==> build 17 <==
// alu
module alu (
    input               i_clk,
    input               i_rst_n,
    input               i_valid,
    input signed [11:0] i_data_a,
    input signed [11:0] i_data_b,
    input        [2:0]  i_inst,
    output              o_valid,
    output       [11:0] o_data,
    output              o_overflow
);
==> flow/config.mk <==
export PLATFORM = sky130hd
export DESIGN_NAME = alu
export DESIGN_NICKNAME = alu
export VERILOG_FILES = /design/flow/design.v
export SDC_FILE = /design/flow/constraint.sdc
export NUM_CORES = 4
export LEC_CHECK = 0
export CAP_MARGIN = 20
export CELL_PAD_IN_SITES_DETAIL_PLACEMENT = 0
export CELL_PAD_IN_SITES_GLOBAL_PLACEMENT = 2
export CORE_MARGIN = 2
export CORE_UTILIZATION = 60
export CTS_CLUSTER_DIAMETER = 289
export GPL_ROUTABILITY_DRIVEN = 1
export GPL_TIMING_DRIVEN = 1
export MAX_ROUTING_LAYER = met4
export PLACE_DENSITY_LB_ADDON = 0.16
export SLEW_MARGIN = 20
export TNS_END_PERCENT = 45
==> flow/constraint.sdc <==
create_clock -name core_clock -period 13.2 [get_ports {i_clk}]
set_input_delay 2.6400 -clock core_clock [delete_from_list [all_inputs] [get_ports {i_clk}]]
set_output_delay 2.6400 -clock core_clock [all_outputs]
set_load 0.01 [all_outputs]
run.sh (not shown) runs the stock make flow with config.mk's settings and CLKGATE_MAP_FILE=.
==> trial 22: changes against build 17 <==
==> flow/config.mk (replaced) <==
export PLATFORM = sky130hd
export DESIGN_NAME = alu
export DESIGN_NICKNAME = alu
export VERILOG_FILES = /design/flow/design.v
export SDC_FILE = /design/flow/constraint.sdc
export NUM_CORES = 4
export LEC_CHECK = 0
export CAP_MARGIN = 20
export CORE_MARGIN = 2
export CORE_UTILIZATION = 62
export PLACE_DENSITY = 0.37
export SLEW_MARGIN = 20
export TNS_END_PERCENT = 20
==> flow/constraint.sdc (replaced) <==
create_clock -name core_clock -period 7.39 [get_ports {i_clk}]
set_input_delay 1.4780 -clock core_clock [delete_from_list [all_inputs] [get_ports {i_clk}]]
set_output_delay 1.4780 -clock core_clock [all_outputs]
set_load 0.01 [all_outputs]
==> build 56: changes against build 17 <==
==> flow/config.mk (replaced) <==
export PLATFORM = sky130hd
export DESIGN_NAME = alu
export DESIGN_NICKNAME = alu
export VERILOG_FILES = /design/flow/design.v
export SDC_FILE = /design/flow/constraint.sdc
export NUM_CORES = 4
export LEC_CHECK = 0
export CAP_MARGIN = 20
export CORE_MARGIN = 2
export CORE_UTILIZATION = 72
export CTS_CLUSTER_DIAMETER = 50
export PLACE_DENSITY_LB_ADDON = 0.24
export SLEW_MARGIN = 20
export TNS_END_PERCENT = 5
==> flow/constraint.sdc (replaced) <==
create_clock -name core_clock -period 9.17 [get_ports {i_clk}]
set_input_delay 1.8340 -clock core_clock [delete_from_list [all_inputs] [get_ports {i_clk}]]
set_output_delay 1.8340 -clock core_clock [all_outputs]
set_load 0.01 [all_outputs]
==> results <==
item	build 56	trial 22	build 17
Run status	aborted with a tool error	failed layout checks	aborted with a tool error
Failing step	global routing	-	global placement without I/O
Violated checks	-	setup timing	-
Floorplan die width	125 um	134 um	136 um
H-tree lvl count	1	1	-
Chip footprint	15500 sq um	17900 sq um	18500 sq um
Count of pins on the block boundary	44	44	-
Placed instance area	12800 sq um	13000 sq um	-
Placed Cells incl. Taps	1722	1774	-
Post-placement setup slack	-1.09 ns	-2.22 ns	-
Post-CTS setup buffer count	40	43	-
CTS max path bufs	2	2	-
Routability Congestion	0.972	0.942	-
Core Area	14400 sq um	16500 sq um	17200 sq um
Count of port buffers added during placement	43	43	-
Post-CTS Hold Fix Bufs	0	0	-
CTS root buf	sky130_fd_sc_hd__clkbuf_16	sky130_fd_sc_hd__clkbuf_16	-
Clock sink count	27	27	-
Cells resized by post-CTS repair	222	147	-
Number of rows created at floorplan	44	47	48
Detailed placer's ending HPWL	30700 um	26900 um	-

==> ember: inputs <==
==> flow/design.v <==
module alu (
    input               i_clk,
    input               i_rst_n,
    input               i_valid,
    input signed [11:0] i_data_a,
    input signed [11:0] i_data_b,
    input        [2:0]  i_inst,
    output              o_valid,
    output       [11:0] o_data,
    output              o_overflow
);
reg  [11:0] o_data_w, o_data_r;
reg         o_valid_w, o_valid_r;
reg         o_overflow_w, o_overflow_r;
reg  [19:0] data_old;
reg         overflow_old;
wire [12:0] data_add, data_sub, data_mean;
wire [23:0] data_mul;
wire [19:0] data_mul_round;
wire [20:0] data_mac;
wire [11:0] data_a_abs, data_b_abs;
assign o_valid = o_valid_r;
assign o_data = o_data_r;
assign o_overflow = o_overflow_r;
assign data_add = {i_data_a[11], i_data_a} + {i_data_b[11], i_data_b};
assign data_sub = {i_data_a[11], i_data_a} - {i_data_b[11], i_data_b};
assign data_mul = {{12{i_data_a[11]}}, i_data_a} * {{12{i_data_b[11]}}, i_data_b};
assign data_mul_round = {data_mul[23], data_mul[23:5]} + {19'd0, data_mul[4]};
assign data_mac = {data_mul_round[19], data_mul_round} + {data_old[19], data_old};
assign data_mean = data_add >> 1;
assign data_a_abs = i_data_a[11]? ~(i_data_a)+12'd1: i_data_a;
assign data_b_abs = i_data_b[11]? ~(i_data_b)+12'd1: i_data_b;
always@(*) begin
  o_data_w = 12'd0;
  o_valid_w = i_valid;
  o_overflow_w = 1'b0;
  case(i_inst)
    3'b000: begin  
      o_overflow_w = ^data_add[12:11];
      o_data_w = data_add[11:0];
    end
    3'b001: begin  
      o_overflow_w = ^data_sub[12:11];
      o_data_w = data_sub[11:0];
    end
    3'b010: begin  
      o_data_w = data_mul_round[11:0];
      o_overflow_w = ~(data_mul_round[19:11] == 9'b1_1111_1111 | data_mul_round[19:11] == 9'b0_0000_0000);
    end
    3'b011: begin  
      o_data_w = data_mac[11:0]; 
      o_overflow_w = ~(data_mac[20:11] == 10'b11_1111_1111 | data_mac[20:11] == 10'b00_0000_0000) | overflow_old;
    end
    3'b100: begin  
      o_data_w = ~(i_data_a ^ i_data_b);
    end
    3'b101: begin  
      o_data_w = ~i_data_a[11]? i_data_a: 12'd0;
    end
    3'b110: begin  
      o_data_w = data_mean[11:0];
    end
    3'b111: begin  
      o_data_w = (data_a_abs >= data_b_abs)? data_a_abs: data_b_abs;
    end
  endcase
end
always@(posedge i_clk or negedge i_rst_n) begin
  if(~i_rst_n) begin
    o_data_r <= 12'd0;
    o_overflow_r <= 1'b0;
    o_valid_r <= 1'b0;
  end 
  else begin
    o_data_r <= o_data_w;
    o_overflow_r <= o_overflow_w;
    o_valid_r <= o_valid_w;
  end
end
always@(posedge i_clk or negedge i_rst_n) begin
  if(~i_rst_n) begin
    data_old <= 20'd0;
    overflow_old <= 1'b0;
  end
  else if(i_valid) begin
    if(i_inst == 3'b011)begin
      data_old <= {{8{o_data_w[11]}}, o_data_w};
      overflow_old <= o_overflow_w;
    end
    else begin
      data_old <= 20'd0;
      overflow_old <= 1'b0;
    end
  end
end
endmodule
==> flow/run.sh <==
#!/bin/bash
# the make line also repeats each setting of config.mk as NAME=value (left out here)
make -C /OpenROAD-flow-scripts/flow DESIGN_CONFIG=/design/flow/config.mk WORK_HOME=/design/flow/orfs CLKGATE_MAP_FILE= finish
==> flow/config.mk <==
export PLATFORM = sky130hd
export DESIGN_NAME = alu
export DESIGN_NICKNAME = alu
export VERILOG_FILES = /design/flow/design.v
export SDC_FILE = /design/flow/constraint.sdc
export NUM_CORES = 4
export LEC_CHECK = 0
export ABC_AREA = 1
export CAP_MARGIN = 15
export CORE_MARGIN = 2
export CORE_UTILIZATION = 40
export MIN_ROUTING_LAYER = met2
export SLEW_MARGIN = 20
==> flow/constraint.sdc <==
create_clock -name core_clock -period 9.65 [get_ports {i_clk}]
set_input_delay 1.9300 -clock core_clock [delete_from_list [all_inputs] [get_ports {i_clk}]]
set_output_delay 1.9300 -clock core_clock [all_outputs]
set_load 0.01 [all_outputs]
==> onyx: changes against ember <==
==> flow/config.mk (replaced) <==
export PLATFORM = sky130hd
export DESIGN_NAME = alu
export DESIGN_NICKNAME = alu
export VERILOG_FILES = /design/flow/design.v
export SDC_FILE = /design/flow/constraint.sdc
export NUM_CORES = 4
export LEC_CHECK = 0
export CAP_MARGIN = 20
export CORE_MARGIN = 2
export CORE_UTILIZATION = 65
export CTS_CLUSTER_DIAMETER = 50
export SLEW_MARGIN = 20
export TNS_END_PERCENT = 5
==> flow/constraint.sdc (replaced) <==
create_clock -name core_clock -period 9.43 [get_ports {i_clk}]
set_input_delay 1.8860 -clock core_clock [delete_from_list [all_inputs] [get_ports {i_clk}]]
set_output_delay 1.8860 -clock core_clock [all_outputs]
set_load 0.01 [all_outputs]
==> violet: changes against ember <==
--- a/flow/config.mk
+++ b/flow/config.mk
@@ -7,7 +7,10 @@
 export LEC_CHECK = 0
 export ABC_AREA = 1
-export CAP_MARGIN = 15
+export CAP_MARGIN = 40
 export CORE_MARGIN = 2
-export CORE_UTILIZATION = 40
-export MIN_ROUTING_LAYER = met2
+export CORE_UTILIZATION = 72
+export CTS_CLUSTER_DIAMETER = 385
+export CTS_CLUSTER_SIZE = 11
+export SETUP_SLACK_MARGIN = 1.79
 export SLEW_MARGIN = 20
+export TNS_END_PERCENT = 5
==> flow/constraint.sdc (replaced) <==
create_clock -name core_clock -period 7.69 [get_ports {i_clk}]
set_input_delay 1.5380 -clock core_clock [delete_from_list [all_inputs] [get_ports {i_clk}]]
set_output_delay 1.5380 -clock core_clock [all_outputs]
set_load 0.01 [all_outputs]
==> summary of the runs <==
ember passed the timing, design-rule and antenna checks. violet stopped in clock tree synthesis (4_1_cts), error DPL-0038. onyx reached the layout checks and failed them: setup timing.
Between onyx and ember, the lower via count is in onyx (gap 34%, measured against ember).
Synthesized area is the same in ember and violet.
Against onyx, the routed wire length of ember is higher by 20%.
Against ember, the worst setup slack of onyx is lower by 0.53 ns.
==> figures <==
| quantity | onyx | violet | ember |
|---|---|---|---|
| Run status | complete, but fails checks | stopped before the end | complete, no violations |
| Last stage reached | - | clock tree synthesis (4_1_cts) | - |
| Violated checks | setup timing | - | - |
| Capturing element type of the critical path | flip-flop | - | flip-flop |
| Routed met2 length | 15620 um | - | 18550 um |
| Count of non-filler cells in the finished layout | 1760 | - | 2151 |
| Multi-In Gates | 1012 | - | 1226 |
| Xor+xnor area frac | 7.264% | 3.403% | 3.403% |
| R2R cell count | 15 | - | 21 |
| Most numerous cell on the critical path | sky130_fd_sc_hd__fa_1 | - | sky130_fd_sc_hd__nand2_1 |
| Floorplan core area | 0.01583 mm2 | 0.01526 mm2 | 0.02786 mm2 |
| Sequential share of cell area | 5.120% | - | 5.296% |
| Aggregate routed wire length | 31960 um | - | 38500 um |
